Design alu16_top, start of the top module:
module alu16_top (
    input clk,
    input [5:0] alufn,
    input [15:0] a,
    input [15:0] b,
    output reg [15:0] y
  );
make LEC_CHECK=0 ABC_AREA=1 CAP_MARGIN=25 CELL_PAD_IN_SITES_DETAIL_PLACEMENT=1 CELL_PAD_IN_SITES_GLOBAL_PLACEMENT=0 CORE_ASPECT_RATIO=0.66 CORE_MARGIN=3 CORE_UTILIZATION=44 GPL_ROUTABILITY_DRIVEN=0 GPL_TIMING_DRIVEN=0 HOLD_SLACK_MARGIN=0.18 MAX_ROUTING_LAYER=met5 MIN_ROUTING_LAYER=met2 PLACE_DENSITY=0.53 SLEW_MARGIN=20 finish   # period 7.86 ns
run.sh (not shown) runs the stock make flow with config.mk's settings and CLKGATE_MAP_FILE=.
The first run stopped in global routing (GRT-0116).
Change:
Settings changed: ABC_AREA 1 to unset, CAP_MARGIN 25 to 20, CELL_PAD_IN_SITES_DETAIL_PLACEMENT 1 to unset, CELL_PAD_IN_SITES_GLOBAL_PLACEMENT 0 to unset, CORE_ASPECT_RATIO 0.66 to unset, CORE_MARGIN 3 to 2, CORE_UTILIZATION 44 to 40, GPL_ROUTABILITY_DRIVEN 0 to unset, GPL_TIMING_DRIVEN 0 to unset, HOLD_SLACK_MARGIN 0.18 to unset, MAX_ROUTING_LAYER met5 to unset, MIN_ROUTING_LAYER met2 to unset, PLACE_DENSITY 0.53 to unset.
Clock period 7.86 ns to 6.35 ns, I/O delays scaled along.
What happened: With this change the flow produced a clean layout. Synthesized cell count goes down by 21%. Area after synthesis shrinks by 8.2%. Die area falls by 1.7%.


Starting RTL as in the previous note.
export LEC_CHECK = 0
export ABC_AREA = 1
export CAP_MARGIN = 20
export CORE_ASPECT_RATIO = 0.92
export CORE_MARGIN = 2
export CORE_UTILIZATION = 72
export CTS_CLUSTER_DIAMETER = 105
export CTS_CLUSTER_SIZE = 72
export GPL_ROUTABILITY_DRIVEN = 0
export HOLD_SLACK_MARGIN = 0.3
export SETUP_SLACK_MARGIN = -0.1
export SLEW_MARGIN = 20
create_clock -name core_clock -period 2.0 [get_ports {clk}]
The baseline died in clock tree synthesis (4_1_cts) (DPL-0038).
Edit:
ABC_AREA = unset   (was 1)
CORE_ASPECT_RATIO = unset   (was 0.92)
CORE_UTILIZATION = 65   (was 72)
CTS_CLUSTER_DIAMETER = unset   (was 105)
CTS_CLUSTER_SIZE = unset   (was 72)
GPL_ROUTABILITY_DRIVEN = unset   (was 0)
HOLD_SLACK_MARGIN = unset   (was 0.3)
SETUP_SLACK_MARGIN = unset   (was -0.1)
clock period = 5.31 ns   (was 2.0 ns; I/O delays follow)
Outcome: Now the flow finished but failed the layout checks on setup timing; area after synthesis went down by a little under a tenth; synthesized cell count went down by about a fifth; die size went up slightly.


Starting RTL as in the previous note.
Settings: LEC_CHECK=0, ABC_AREA=1, CAP_MARGIN=20, CORE_ASPECT_RATIO=0.92, CORE_MARGIN=2, CORE_UTILIZATION=72, GPL_ROUTABILITY_DRIVEN=0, HOLD_SLACK_MARGIN=0.3, SLEW_MARGIN=20; clock period 2.0 ns.
The starting point never finished: it broke off in clock tree synthesis (4_1_cts) on DPL-0038.
==> next run, changes <==
==> flow/config.mk (replaced) <==
export PLATFORM = sky130hd
export DESIGN_NAME = alu16_top
export DESIGN_NICKNAME = alu16_top
export VERILOG_FILES = /design/flow/design.v
export SDC_FILE = /design/flow/constraint.sdc
export NUM_CORES = 4
export LEC_CHECK = 0
export CAP_MARGIN = 20
export CORE_MARGIN = 2
export CORE_UTILIZATION = 65
export SLEW_MARGIN = 20
==> flow/constraint.sdc (replaced) <==
create_clock -name core_clock -period 6.35 [get_ports {clk}]
set_input_delay 1.2700 -clock core_clock [delete_from_list [all_inputs] [get_ports {clk}]]
set_output_delay 1.2700 -clock core_clock [all_outputs]
set_load 0.01 [all_outputs]
What happened:
- The changed run passed the timing, DRC and antenna checks
- synthesized cell count fell by 21%
- area after synthesis fell by 8.2%
- die area rose by 1.7%
==> next run, changes <==
--- a/flow/config.mk
+++ b/flow/config.mk
@@ -8,4 +8,4 @@
 export CAP_MARGIN = 20
 export CORE_MARGIN = 2
-export CORE_UTILIZATION = 65
+export CORE_UTILIZATION = 40
 export SLEW_MARGIN = 20
==> flow/constraint.sdc (replaced) <==
create_clock -name core_clock -period 6.5 [get_ports {clk}]
set_input_delay 1.3000 -clock core_clock [delete_from_list [all_inputs] [get_ports {clk}]]
set_output_delay 1.3000 -clock core_clock [all_outputs]
set_load 0.01 [all_outputs]
Effect:
- area after synthesis stays the same
- total power came out lower by 1.7%
- clock power is about the same
- hold slack is better by 0.0057 ns
- core utilization came out lower by 27 points
- maximum frequency came out lower by about 3%
- count of clock-buffer cells in the layout is unchanged
- wire length came out higher by 3.9%
- sequential power came out lower by about 2%
- first-iteration DRC count came out lower by 35%
- die size came out higher by about 60%
Power is estimated from default activity; no workload was simulated.
